// Power_Spec_Cal
module Power_Spec_Cal(
           input wire clk,
           input wire rst,
           input wire dv,
           input wire [9:0] xk_index,
           input wire [24:0] fft_data_out_re,
           input wire [24:0] fft_data_out_im,
           output reg [49:0] Power_Spec,		 
           output reg data_valid,				 
           output reg dv_FFT					 
       );
For scale: roughly 6600 cells after synthesis, roughly 0.057 sq mm of cells after synthesis.
export LEC_CHECK = 0
export ABC_AREA = 1
export CAP_MARGIN = 10
export CELL_PAD_IN_SITES_DETAIL_PLACEMENT = 2
export CELL_PAD_IN_SITES_GLOBAL_PLACEMENT = 0
export CORE_ASPECT_RATIO = 0.53
export CORE_MARGIN = 6
export CORE_UTILIZATION = 69
export CTS_CLUSTER_DIAMETER = 285
export CTS_CLUSTER_SIZE = 27
export GPL_ROUTABILITY_DRIVEN = 0
export GPL_TIMING_DRIVEN = 0
export MAX_ROUTING_LAYER = met5
export MIN_ROUTING_LAYER = met1
export SETUP_SLACK_MARGIN = 3.29
export SLEW_MARGIN = 25
export TNS_END_PERCENT = 30
create_clock -name core_clock -period 11.1 [get_ports {clk}]
run.sh (not shown) runs the stock make flow with config.mk's settings and CLKGATE_MAP_FILE=.
The baseline failed in detailed placement (3_5_place_dp).
Rerun with:
- ABC_AREA: 1 -> unset
- CAP_MARGIN: 10 -> 20
- CELL_PAD_IN_SITES_DETAIL_PLACEMENT: 2 -> unset
- CELL_PAD_IN_SITES_GLOBAL_PLACEMENT: 0 -> unset
- CORE_ASPECT_RATIO: 0.53 -> unset
- CORE_MARGIN: 6 -> 2
- CORE_UTILIZATION: 69 -> 72
- CTS_CLUSTER_DIAMETER: 285 -> unset
- CTS_CLUSTER_SIZE: 27 -> unset
- GPL_ROUTABILITY_DRIVEN: 0 -> unset
- GPL_TIMING_DRIVEN: 0 -> unset
- MAX_ROUTING_LAYER: met5 -> unset
- MIN_ROUTING_LAYER: met1 -> unset
- PLACE_DENSITY: unset -> 0.63
- SETUP_SLACK_MARGIN: 3.29 -> -0.38
- SLEW_MARGIN: 25 -> 20
- TNS_END_PERCENT: 30 -> unset
- clock period: 11.1 -> 5.72 ns (I/O delays scaled with it)
This time the run finished but fails on setup timing.
Synthesized cell count goes down by a quarter to a third.
Area after synthesis came out lower by a little under a tenth.
Die size shrinks by about a fifth.
Rerun with:
- CORE_ASPECT_RATIO: unset -> 0.71
- CORE_MARGIN: 2 -> 10
- CORE_UTILIZATION: 72 -> 40
- PLACE_DENSITY: 0.63 -> unset
- SETUP_SLACK_MARGIN: -0.38 -> unset
- SLEW_MARGIN: 20 -> 25
- clock period: 5.72 -> 8.0 ns (I/O delays scaled with it)
Result:
- With this change the flow passed the timing, design-rule and antenna checks
- sequential share of layout area goes up by 1.6 points
- register-to-register slack improves by 1.7 ns
- design area goes down by 11%
- setup slack improves by 1.7 ns
- worst hold slack degrades by 0.0045 ns
Rerun with:
- CORE_ASPECT_RATIO: 0.71 -> unset
- CORE_MARGIN: 10 -> 2
- PLACE_DENSITY: unset -> 0.6
- SLEW_MARGIN: 25 -> 20
- clock period: 8.0 -> 7.69 ns (I/O delays scaled with it)
After rerunning: The new run went through all stages and came out clean. Wire length decreases by 2.9%. Clock skew barely changes. Utilization goes up by 0.19 points.

Setup of run C:
The RTL this note starts from:
==> flow/design.v <==
`timescale 1ns / 1ps
module Multiplier_25 (
    input  wire               clk,
    input  wire signed [24:0] a,
    input  wire signed [24:0] b,
    output wire signed [49:0] p
);
reg signed [24:0] a_r, b_r;
reg signed [49:0] p_1, p_2, p_3;
always @(posedge clk) begin
    a_r <= a;
    b_r <= b;
    p_1 <= a_r * b_r;
    p_2 <= p_1;
    p_3 <= p_2;
end
assign p = p_3;
endmodule
`timescale 1ns / 1ps
module Power_Spec_Cal(
           input wire clk,
           input wire rst,
           input wire dv,
           input wire [9:0] xk_index,
           input wire [24:0] fft_data_out_re,
           input wire [24:0] fft_data_out_im,
           output reg [49:0] Power_Spec,		 
           output reg data_valid,				 
           output reg dv_FFT					 
       );
reg signed [24:0] fftout_re_d;
reg signed [24:0] fftout_im_d;
wire signed [49:0] re_square;
wire signed [49:0] im_square;
reg [0:2] dv_reg;
always @(posedge clk or posedge rst)
begin : PipelineRegister_process
    if (rst == 1'b1) begin
        fftout_re_d <= 25'sb0;
        fftout_im_d <= 25'sb0;
    end
    else begin
        fftout_re_d <= fft_data_out_re;
        fftout_im_d <= fft_data_out_im;
    end
end
Multiplier_25 Multiplier_RE (
                  .clk(clk),  
                  .a(fftout_re_d),  
                  .b(fftout_re_d),  
                  .p(re_square)  
              );
Multiplier_25 Multiplier_IM (
                  .clk(clk),  
                  .a(fftout_im_d),  
                  .b(fftout_im_d),  
                  .p(im_square)  
              );
always @(posedge clk or posedge rst)
begin
    if(rst == 1)
        Power_Spec <= 0;
    else
        Power_Spec <= re_square + im_square;
end
always @(posedge clk or posedge rst)
begin
    if(rst == 1)
        data_valid <= 0;
    else
        data_valid <= dv_reg[1];
end
always @(posedge clk or posedge rst)
begin
    if(rst == 1)
    begin
        dv_reg[0] <= 0;
        dv_reg[1] <= 0;
        dv_reg[2] <= 0;
    end
    else
    begin
        dv_reg[0] <= (dv & xk_index[9]);	 
        dv_reg[1] <= dv_reg[0];
        dv_reg[2] <= dv_reg[1];
    end
end
always @(posedge clk or posedge rst)
begin
    if(rst == 1)
    begin
        dv_FFT <= 0;
    end
    else
    begin
        dv_FFT <= dv;
    end
end
endmodule
clock: 8.0 ns
lec_check: 0
cap_margin: 20
cell_pad_in_sites_detail_placement: 2
core_aspect_ratio: 0.63
core_margin: 2
core_utilization: 40
cts_cluster_diameter: 64
gpl_timing_driven: 0
hold_slack_margin: 0.18
max_routing_layer: met4
place_density_lb_addon: 0.04
slew_margin: 35
tns_end_percent: 90
Relative to run C, the following input files were edited for run E:
- SETUP_SLACK_MARGIN: unset -> 1.33
- GPL_TIMING_DRIVEN: 0 -> unset
- CORE_UTILIZATION: 40 -> 64
- TNS_END_PERCENT: 90 -> unset
- SLEW_MARGIN: 35 -> 20
- PLACE_DENSITY_LB_ADDON: 0.04 -> unset
- CELL_PAD_IN_SITES_DETAIL_PLACEMENT: 2 -> unset
- CTS_CLUSTER_DIAMETER: 64 -> unset
- CORE_ASPECT_RATIO: 0.63 -> unset
- HOLD_SLACK_MARGIN: 0.18 -> unset
- MAX_ROUTING_LAYER: met4 -> unset
- the clock period (ns, I/O delays scaled along): 8.0 -> 5.41
## What came out
Run C -> run E: critical path depth in cells decreased by a few percent. Layer carrying the most global-route usage = met1: run C; layer carrying the most global-route usage = met2: run E. Looking at final-layout clock-cell area share, run E sits below run C. The final report for run E shows a completed flow and a layout that fails verification, specifically negative setup slack. Utilization run C -> run E: up. Flop share of the area down 2.0 points in run E wrt run C.

RTL: the design.v shown in full above, as it stands there.
make LEC_CHECK=0 CAP_MARGIN=20 CORE_MARGIN=2 CORE_UTILIZATION=72 CTS_CLUSTER_SIZE=10 PLACE_DENSITY=0.6 SETUP_SLACK_MARGIN=1.19 SLEW_MARGIN=20 TNS_END_PERCENT=5 finish   # period 5.54 ns
The starting point finished with negative setup slack left.
==> next run, changes <==
Settings changed: CORE_UTILIZATION 72 to 31, CTS_CLUSTER_SIZE 10 to not set, SETUP_SLACK_MARGIN 1.19 to not set, TNS_END_PERCENT 5 to not set.
Clock period 5.54 ns to 10.9 ns, I/O delays scaled along.
=> Now the flow finished with timing, DRC and antenna clean. Via count shrinks by 13%. Wire length shrinks by 12%. Worst setup slack gets better by 3.7 ns. Utilization fell by 54 points. Final area decreases by 9.8%. Non-clock buffer count falls by 773. Die size climbs by 130%. Area after synthesis is unchanged.
==> next run, changes <==
Settings changed: CAP_MARGIN 20 to 35, CORE_UTILIZATION 31 to 72, PLACE_DENSITY 0.6 to 0.65, SETUP_SLACK_MARGIN set to 1.65.
Clock period 10.9 ns to 6.44 ns, I/O delays scaled along.
What happened: The new run finished but fails on negative setup slack. Hold slack gains 0.017 ns. Global-route usage goes up by 22 points. Setup slack loses 3.0 ns.
==> next run, changes <==
Settings changed: CAP_MARGIN 35 to 30, CORE_ASPECT_RATIO set to 0.89, CTS_CLUSTER_SIZE set to 80, PLACE_DENSITY 0.65 to 0.63, SETUP_SLACK_MARGIN 1.65 to -0.43.
Clock period 6.44 ns to 6.11 ns, I/O delays scaled along.
What happened: The changed run finished with negative setup slack left; worst setup slack gets worse by 0.39 ns; die area barely changes; non-clock buffer count climbs by 93; count of clock-buffer cells in the layout drops by 11; hold slack gets worse by 0.021 ns; cell area hardly moves; register-to-register slack gets worse by 0.39 ns; cell count climbs by 1.2%; routed wire length climbs by 2.4%; sequential share of layout area is about the same.

== job 101 ==
// Power_Spec_Cal: RTL as listed in full above, without the edits since
Settings: LEC_CHECK=0, ABC_AREA=0, CAP_MARGIN=10, CELL_PAD_IN_SITES_GLOBAL_PLACEMENT=0, CORE_ASPECT_RATIO=0.72, CORE_MARGIN=2, CORE_UTILIZATION=72, CTS_CLUSTER_DIAMETER=30, CTS_CLUSTER_SIZE=71, MAX_ROUTING_LAYER=met5, PLACE_DENSITY_LB_ADDON=0.04, SETUP_SLACK_MARGIN=2.4, SLEW_MARGIN=35, TNS_END_PERCENT=30; clock period 8.15 ns.
Job 101 completed end to end with timing, DRC and antenna clean.
Relative to job 101, the following input files were edited for job 102:
- removing TNS_END_PERCENT (formerly 30)
- removing CTS_CLUSTER_DIAMETER (formerly 30)
- removing MAX_ROUTING_LAYER (formerly met5)
- changing SETUP_SLACK_MARGIN from 2.4 to 0.49
- removing CELL_PAD_IN_SITES_GLOBAL_PLACEMENT (formerly 0)
- removing ABC_AREA (formerly 0)
- removing CORE_ASPECT_RATIO (formerly 0.72)
- changing CTS_CLUSTER_SIZE from 71 to 90
- removing PLACE_DENSITY_LB_ADDON (formerly 0.04)
- changing CAP_MARGIN from 10 to 20
- changing SLEW_MARGIN from 35 to 20
- changing CORE_UTILIZATION from 72 to 64
- changing the clock period (ns, I/O delays scaled along) from 8.15 to 3.65
### Flow results
- In job 102 the implementation ran to completion but is not tape-out ready, as the final checks report setup timing.
- [job 102 vs job 101] area of placed instances: higher in job 102
- Portion of the clock cycle consumed by the worst path in the final layout came out higher on job 102 than on job 101.
- Re via count of the first global-routing pass: job 101 was lower than job 102.
- Compared with job 101, job 102 shows a headroom to the max-slew limit that is 6.0 points higher.
- On job 102: global-route usage is 6.2 points lower than what job 101 gave.
Inputs modified between job 102 and job 103:
- CTS_CLUSTER_SIZE no longer set, was 90
- CORE_UTILIZATION now 17, was 64
- PLACE_DENSITY now 0.6, previously not set
- SETUP_SLACK_MARGIN no longer set, was 0.49
- the clock period (ns, I/O delays scaled along) now 7.69, was 3.65
==> comparison <==
Looking at the reports, job 103 completed the entire flow and the layout it produced met the timing, design-rule and antenna checks.
Final worst setup slack: job 103 > job 102
[compare] base=job 102 new=job 103: area of the chip saw an increase, share of the clock period used by the worst path has decreased, transition time at the pin with the least slew margin rose by 0.43 ns.
Relative to job 102, flop-to-flop setup slack increased by 3.39 ns in job 103.
Modified inputs, job 104 compared to job 103
- swapping 17 for 40 in CORE_UTILIZATION
- putting PLACE_DENSITY_LB_ADDON at 0.04 where nothing was set
- putting HOLD_SLACK_MARGIN at 0.12 where nothing was set
- putting MAX_ROUTING_LAYER at met4 where nothing was set
- clearing PLACE_DENSITY, which used to be 0.6
- putting CORE_ASPECT_RATIO at 0.67 where nothing was set
- putting TNS_END_PERCENT at 50 where nothing was set
- swapping 7.69 for 8.0 in the clock period (ns, I/O delays scaled along)
[summary]
Launching instance or port of the critical path: Multiplier_RE.a_r[14] -> job 104, Multiplier_RE.a_r[6] -> job 103. Job 103 → job 104: post-placement cell area decreased by 3500 um2 relative to the old numbers; share of the cycle needed by the critical path after routing decreased 1.1 points. Of the two values seen for highest signal layer in the routed design, met5 was produced by job 103 and met4 by job 104. The arrival time at the worst endpoint in job 104 was higher than what job 103 gave. Area taken by flip-flops and latches delta (job 103 -> job 104): insignificant.
Here is what was changed in the inputs of job 105 compared with job 104.
- CORE_ASPECT_RATIO no longer set, was 0.67
- PLACE_DENSITY_LB_ADDON no longer set, was 0.04
- MAX_ROUTING_LAYER no longer set, was met4
- PLACE_DENSITY now 0.6, previously not set
--- outcome ---
Job 105 ended with every stage complete and zero timing, DRC or antenna violations. Delta (job 105 minus job 104): cell area after placement went down; global-route wire length before repair now smaller; fraction of area in registers now sits at about the same level; layout overhead on the synthesized area down 0.55 points. On final worst hold slack, job 105 and job 104 are basically level. Diff job 104 -> job 105 | via count | up slightly. STATUS setup slack after layout: job 105 wins against job 104.

== cedar ==
RTL: the design.v shown in full above, as it stands there.
Settings: LEC_CHECK=0, CAP_MARGIN=20, CELL_PAD_IN_SITES_DETAIL_PLACEMENT=2, CORE_ASPECT_RATIO=1.23, CORE_MARGIN=2, CORE_UTILIZATION=40, CTS_CLUSTER_DIAMETER=64, GPL_TIMING_DRIVEN=0, HOLD_SLACK_MARGIN=0.18, MAX_ROUTING_LAYER=met4, PLACE_DENSITY_LB_ADDON=0.04, SLEW_MARGIN=35, TNS_END_PERCENT=50; clock period 8.0 ns.
cedar went all the way through the flow, and no timing, DRC or antenna check failed.
For raven, these inputs were changed with respect to cedar:
==> flow/config.mk <==
export PLATFORM = sky130hd
export DESIGN_NAME = Power_Spec_Cal
export DESIGN_NICKNAME = Power_Spec_Cal
export VERILOG_FILES = /design/flow/design.v
export SDC_FILE = /design/flow/constraint.sdc
export NUM_CORES = 4
export LEC_CHECK = 0
export ABC_AREA = 1
export CAP_MARGIN = 20
export CORE_MARGIN = 2
export CORE_UTILIZATION = 69
export CTS_CLUSTER_DIAMETER = 367
export PLACE_DENSITY = 0.39
export SLEW_MARGIN = 20
==> flow/constraint.sdc <==
create_clock -name core_clock -period 6.36 [get_ports {clk}]
set_input_delay 1.2720 -clock core_clock [delete_from_list [all_inputs] [get_ports {clk}]]
set_output_delay 1.2720 -clock core_clock [all_outputs]
set_load 0.01 [all_outputs]
==> comparison <==
- Diff cedar and raven: routed metal-1 wirelength higher in cedar
- Although it ran to completion, raven produced a layout that fails the final checks because of setup timing.
- Relative to cedar, raven degrades setup slack.
- Global-route usage: lower on cedar
- raven: register-to-register slack is 0.34 ns lower than what cedar reported.
- Cmp cedar and raven / synthesized net count / lower: cedar
- Going from cedar to raven, the biggest cell delay along the critical path was found to have gone up by 0.03 ns.
- raven — detailed-router iteration count before antenna repair 1 higher, cedar as reference
- Looking at die boundary height across cedar and raven, the one that comes out lower is raven.
- Going from cedar to raven, the first-pass GRT wire length was found to have gone down by about 6%.
Input changes introduced in sierra (baseline for comparison: raven):
diff --git a/flow/config.mk b/flow/config.mk
--- a/flow/config.mk
+++ b/flow/config.mk
@@ -8,2 +8 @@
-export ABC_AREA = 1
-export CAP_MARGIN = 20
+export CAP_MARGIN = 30
@@ -11,3 +10,3 @@
-export CORE_UTILIZATION = 69
-export CTS_CLUSTER_DIAMETER = 367
-export PLACE_DENSITY = 0.39
+export CORE_UTILIZATION = 72
+export PLACE_DENSITY = 0.63
+export SETUP_SLACK_MARGIN = -0.43
==> flow/constraint.sdc <==
create_clock -name core_clock -period 6.26 [get_ports {clk}]
set_input_delay 1.2520 -clock core_clock [delete_from_list [all_inputs] [get_ports {clk}]]
set_output_delay 1.2520 -clock core_clock [all_outputs]
set_load 0.01 [all_outputs]
- Changes observed in sierra relative to raven: clock period minus final worst setup slack shows an increase of 0.52 ns, area after synthesis went down, endpoint arrival time on the critical path rose 0.43 ns.
- Looking at post-route fraction of the period consumed by the critical path, sierra sits 9.9 points above raven.
- The total setup violations reported at the end of the flow number comes out lower for raven vs sierra.
- The flow completed for sierra, but it is not clean: the layout still shows setup timing.
The inputs of tundra differ from those of sierra as listed below.
diff --git a/flow/config.mk b/flow/config.mk
--- a/flow/config.mk
+++ b/flow/config.mk
@@ -8 +8 @@
-export CAP_MARGIN = 30
+export CAP_MARGIN = 20
@@ -11,2 +11,2 @@
-export PLACE_DENSITY = 0.63
-export SETUP_SLACK_MARGIN = -0.43
+export PLACE_DENSITY = 0.65
+export SETUP_SLACK_MARGIN = -0.49
==> flow/constraint.sdc <==
create_clock -name core_clock -period 6.32 [get_ports {clk}]
set_input_delay 1.2640 -clock core_clock [delete_from_list [all_inputs] [get_ports {clk}]]
set_output_delay 1.2640 -clock core_clock [all_outputs]
set_load 0.01 [all_outputs]
Notes after the runs:
Of tundra and sierra, not a single run came through the flow clean. Finished, but not clean: sierra, with setup timing. Layout buffer count excluding clock buffers, tundra vs sierra: down by a few percent. Summary of tundra over sierra: global routing met1 resource utilization lower. Wire length of the first global-routing pass of tundra falls short of that of sierra by a few percent.
For maple, these inputs were changed with respect to tundra:
diff --git a/flow/config.mk b/flow/config.mk
--- a/flow/config.mk
+++ b/flow/config.mk
@@ -10,3 +10,2 @@
-export CORE_UTILIZATION = 72
-export PLACE_DENSITY = 0.65
-export SETUP_SLACK_MARGIN = -0.49
+export CORE_UTILIZATION = 71
+export PLACE_DENSITY = 0.6
==> flow/constraint.sdc <==
create_clock -name core_clock -period 6.38 [get_ports {clk}]
set_input_delay 1.2760 -clock core_clock [delete_from_list [all_inputs] [get_ports {clk}]]
set_output_delay 1.2760 -clock core_clock [all_outputs]
set_load 0.01 [all_outputs]
==> comparison <==
In maple the implementation completed, yet the final layout does not meet the checks, the culprit being setup timing. There was hardly any difference in register-to-register slack between tundra and maple. Compared with tundra, in maple total vias in the final route saw an increase, combinational cell area excluding buffers and inverters saw an increase, number of gates given a new drive strength after cts has increased, area fraction of clock buffers and clock inverters now sits at about the same level. Re setup slack of the critical path after layout: maple is 0.014 ns down on tundra. Wire length went up by a few percent going from tundra to maple. Largest clock skew in the final design delta (maple -> tundra): insignificant.
